==> inputs of v8 <==
==> flow/design.v <==
module cordic
  #(vectoring = 1,                                 
    width = 16,                                    
    iterations = width + 2,                        
    guard_bits = iterations - 1)                   
   (input  wire                       reset,       
    input  wire                       clk,         
    input  wire                       en,          
    input  wire  signed [width - 1:0] x0, y0, z0,  
    output logic signed [width    :0] x, y,        
    output logic signed [width - 1:0] z);          
   localparam logic signed [width - 1:0] pi_2 = 2**(width - 2);  
   function automatic logic signed [width + guard_bits - 1:0] atan_z(input integer i);
      case (i)
        0: atan_z = 33'd1073741824;
        1: atan_z = 33'd633866811;
        2: atan_z = 33'd334917815;
        3: atan_z = 33'd170009512;
        4: atan_z = 33'd85334662;
        5: atan_z = 33'd42708931;
        6: atan_z = 33'd21359677;
        7: atan_z = 33'd10680490;
        8: atan_z = 33'd5340327;
        9: atan_z = 33'd2670173;
        10: atan_z = 33'd1335088;
        11: atan_z = 33'd667544;
        12: atan_z = 33'd333772;
        13: atan_z = 33'd166886;
        14: atan_z = 33'd83443;
        15: atan_z = 33'd41722;
        16: atan_z = 33'd20861;
        17: atan_z = 33'd10430;
        default: atan_z = '0;
      endcase
   endfunction  
   logic signed [width + guard_bits    :0] xr[iterations + 1], yr[iterations + 1];
   logic signed [width + guard_bits - 1:0] zr[iterations + 1];
   always_ff @(posedge clk or posedge reset)
     if (reset)
       for (int i = 0; i < iterations + 1; ++i)
         begin
            xr[i] <= '0;
            yr[i] <= '0;
            zr[i] <= '0;
         end
     else
       if (en)
         for (int i = -1; i < iterations; ++i)
           if (i == -1)
             if (vectoring == 1)
               if (x0 < 0 && y0 >= 0)  
                 begin
                    xr[0] <= y0          << guard_bits;
                    yr[0] <= -x0         << guard_bits;
                    zr[0] <= (z0 + pi_2) << guard_bits;
                 end
               else if (x0 < 0 && y0 < 0)  
                 begin
                    xr[0] <= -y0         << guard_bits;
                    yr[0] <= x0          << guard_bits;
                    zr[0] <= (z0 - pi_2) << guard_bits;
                 end
               else
                 begin
                    xr[0] <= x0 << guard_bits;
                    yr[0] <= y0 << guard_bits;
                    zr[0] <= z0 << guard_bits;
                 end
             else
               if (z0[$left(z0)-:2] == 2'b10)  
                 begin
                    xr[0] <= y0          << guard_bits;
                    yr[0] <= -x0         << guard_bits;
                    zr[0] <= (z0 + pi_2) << guard_bits;
                 end
               else if (z0[$left(z0)-:2] == 2'b01)  
                 begin
                    xr[0] <= -y0         << guard_bits;
                    yr[0] <= x0          << guard_bits;
                    zr[0] <= (z0 - pi_2) << guard_bits;
                 end
               else
                 begin
                    xr[0] <= x0 << guard_bits;
                    yr[0] <= y0 << guard_bits;
                    zr[0] <= z0 << guard_bits;
                 end
           else
             if (vectoring == 1)
               if (yr[i] >= 0)
                 begin
                    xr[i + 1] <= xr[i] + (yr[i] >>> i);
                    yr[i + 1] <= yr[i] - (xr[i] >>> i);
                    zr[i + 1] <= zr[i] + atan_z(i);
                 end
               else
                 begin
                    xr[i + 1] <= xr[i] - (yr[i] >>> i);
                    yr[i + 1] <= yr[i] + (xr[i] >>> i);
                    zr[i + 1] <= zr[i] - atan_z(i);
                 end
             else
               if (zr[i] < 0)
                 begin
                    xr[i + 1] <= xr[i] + (yr[i] >>> i);
                    yr[i + 1] <= yr[i] - (xr[i] >>> i);
                    zr[i + 1] <= zr[i] + atan_z(i);
                 end
               else
                 begin
                    xr[i + 1] <= xr[i] - (yr[i] >>> i);
                    yr[i + 1] <= yr[i] + (xr[i] >>> i);
                    zr[i + 1] <= zr[i] - atan_z(i);
                 end
   always_ff @(posedge clk or posedge reset)
     if (reset)
       begin
          x <= '0;
          y <= '0;
          z <= '0;
       end
     else
       if (en)
         begin
            x <= round_result(xr[iterations]);
            y <= round_result(yr[iterations]);
            z <= round_result(zr[iterations]);
         end
   function signed [width:0] round_result(input signed [width + guard_bits:0] x);
      round_result = (x + 2**(guard_bits - 1)) >>> guard_bits;
   endfunction
endmodule
==> flow/run.sh <==
#!/bin/bash
# the make line also repeats each setting of config.mk as NAME=value (left out here)
make -C /OpenROAD-flow-scripts/flow DESIGN_CONFIG=/design/flow/config.mk WORK_HOME=/design/flow/orfs CLKGATE_MAP_FILE= finish
==> flow/config.mk <==
export PLATFORM = sky130hd
export DESIGN_NAME = cordic
export DESIGN_NICKNAME = cordic
export VERILOG_FILES = /design/flow/design.v
export SDC_FILE = /design/flow/constraint.sdc
export NUM_CORES = 4
export LEC_CHECK = 0
export CAP_MARGIN = 20
export CORE_MARGIN = 2
export CORE_UTILIZATION = 45
export SLEW_MARGIN = 20
==> flow/constraint.sdc <==
create_clock -name core_clock -period 5.39 [get_ports {clk}]
set_input_delay 1.0780 -clock core_clock [delete_from_list [all_inputs] [get_ports {clk}]]
set_output_delay 1.0780 -clock core_clock [all_outputs]
set_load 0.01 [all_outputs]
==> v32: changes against v8 <==
- ABC_AREA: not set -> 1
- CELL_PAD_IN_SITES_GLOBAL_PLACEMENT: not set -> 0
- CORE_UTILIZATION: 45 -> 72
- CTS_CLUSTER_DIAMETER: not set -> 325
- CTS_CLUSTER_SIZE: not set -> 25
- MIN_ROUTING_LAYER: not set -> met1
- PLACE_DENSITY: not set -> 0.65
- SETUP_SLACK_MARGIN: not set -> 1.1
- SLEW_MARGIN: 20 -> 30
- TNS_END_PERCENT: not set -> 45
==> flow/constraint.sdc (replaced) <==
create_clock -name core_clock -period 4.23 [get_ports {clk}]
set_input_delay 0.8460 -clock core_clock [delete_from_list [all_inputs] [get_ports {clk}]]
set_output_delay 0.8460 -clock core_clock [all_outputs]
set_load 0.01 [all_outputs]
==> comparison table <==
Area fraction in full adders, half adders and majority gates: v32 0.115; v8 0.139
Cell row count: v32 182; v8 210
Mux share: v32 0; v8 0.0834
Placed Instances: v32 31.2k; v8 20.8k
Post-synthesis share of cell area spent on and-or and or-and gates: v32 0.170; v8 0.206
Setup slack after placement: v32 264 ps; v8 145 ps
Post-cts sizing count: v32 2,472; v8 0
Pre-Place Util: v32 0.723; v8 0.451
Placed cell area: v32 183,000 µm²; v8 155,000 µm²
Most repeated cell in the gate-level netlist after synthesis: v32 sky130_fd_sc_hd__nand2_1; v8 sky130_fd_sc_hd__dfrtp_1
Area of the die: v32 251,000 µm²; v8 332,000 µm²
Detailed placement HPWL: v32 477,000 µm; v8 312,000 µm
Routability cong.: v32 1.14; v8 0.911
Result of the run: v32 did not finish; v8 no timing/DRC/antenna violations
Stage where the flow stopped: v32 global routing (5_1_grt); v8 -

---

==> 05-28: inputs <==
Starts from the design.v that is shown in full above.
make LEC_CHECK=0 ABC_AREA=1 CAP_MARGIN=20 CORE_MARGIN=2 CORE_UTILIZATION=72 CTS_CLUSTER_SIZE=76 PLACE_DENSITY=0.66 SLEW_MARGIN=20 finish   # period 3.26 ns
run.sh (not shown) runs the stock make flow with config.mk's settings and CLKGATE_MAP_FILE=.
==> 10-12 (differences from 05-28) <==
Settings changed: ABC_AREA 1 to 0, CELL_PAD_IN_SITES_DETAIL_PLACEMENT set to 1, CELL_PAD_IN_SITES_GLOBAL_PLACEMENT set to 2, CORE_ASPECT_RATIO set to 1.57, CORE_MARGIN 2 to 8, CORE_UTILIZATION 72 to 39, CTS_CLUSTER_SIZE 76 to 39, MAX_ROUTING_LAYER set to met4, MIN_ROUTING_LAYER set to met1, PLACE_DENSITY 0.66 to not set, PLACE_DENSITY_LB_ADDON set to 0.02, SETUP_SLACK_MARGIN set to 0.88, SLEW_MARGIN 20 to 15.
==> flow/constraint.sdc (replaced) <==
create_clock -name core_clock -period 6.08 [get_ports {clk}]
set_input_delay 1.2160 -clock core_clock [delete_from_list [all_inputs] [get_ports {clk}]]
set_output_delay 1.2160 -clock core_clock [all_outputs]
set_load 0.01 [all_outputs]
==> 04-17 (differences from 05-28) <==
Settings changed: ABC_AREA 1 to 0, CAP_MARGIN 20 to 35, CELL_PAD_IN_SITES_GLOBAL_PLACEMENT set to 3, CORE_UTILIZATION 72 to 35, CTS_CLUSTER_DIAMETER set to 20, CTS_CLUSTER_SIZE 76 to not set, GPL_ROUTABILITY_DRIVEN set to 0, GPL_TIMING_DRIVEN set to 0, SETUP_SLACK_MARGIN set to 0.8, TNS_END_PERCENT set to 35.
==> flow/constraint.sdc (replaced) <==
create_clock -name core_clock -period 3.74 [get_ports {clk}]
set_input_delay 0.7480 -clock core_clock [delete_from_list [all_inputs] [get_ports {clk}]]
set_output_delay 0.7480 -clock core_clock [all_outputs]
set_load 0.01 [all_outputs]
==> comparison <==
Cell area: 04-17 is higher than 10-12 (27%). Between 10-12 and 04-17, the lower first-iteration DRC count is in 10-12 (gap 56%, measured against 04-17). In 10-12 the non-clock buffer count is lower than in 04-17, by 1439. 04-17 completed, yet does not pass: negative setup slack. 10-12 completed with no timing, DRC or antenna violations. 05-28 died in global routing (5_1_grt). Of 04-17 and 10-12, 04-17 has the higher utilization (gap 6.3 points). In 04-17 the maximum frequency is higher than in 10-12, by 0.29%. Hold slack: 10-12 is better than 04-17 (0.38 ns).
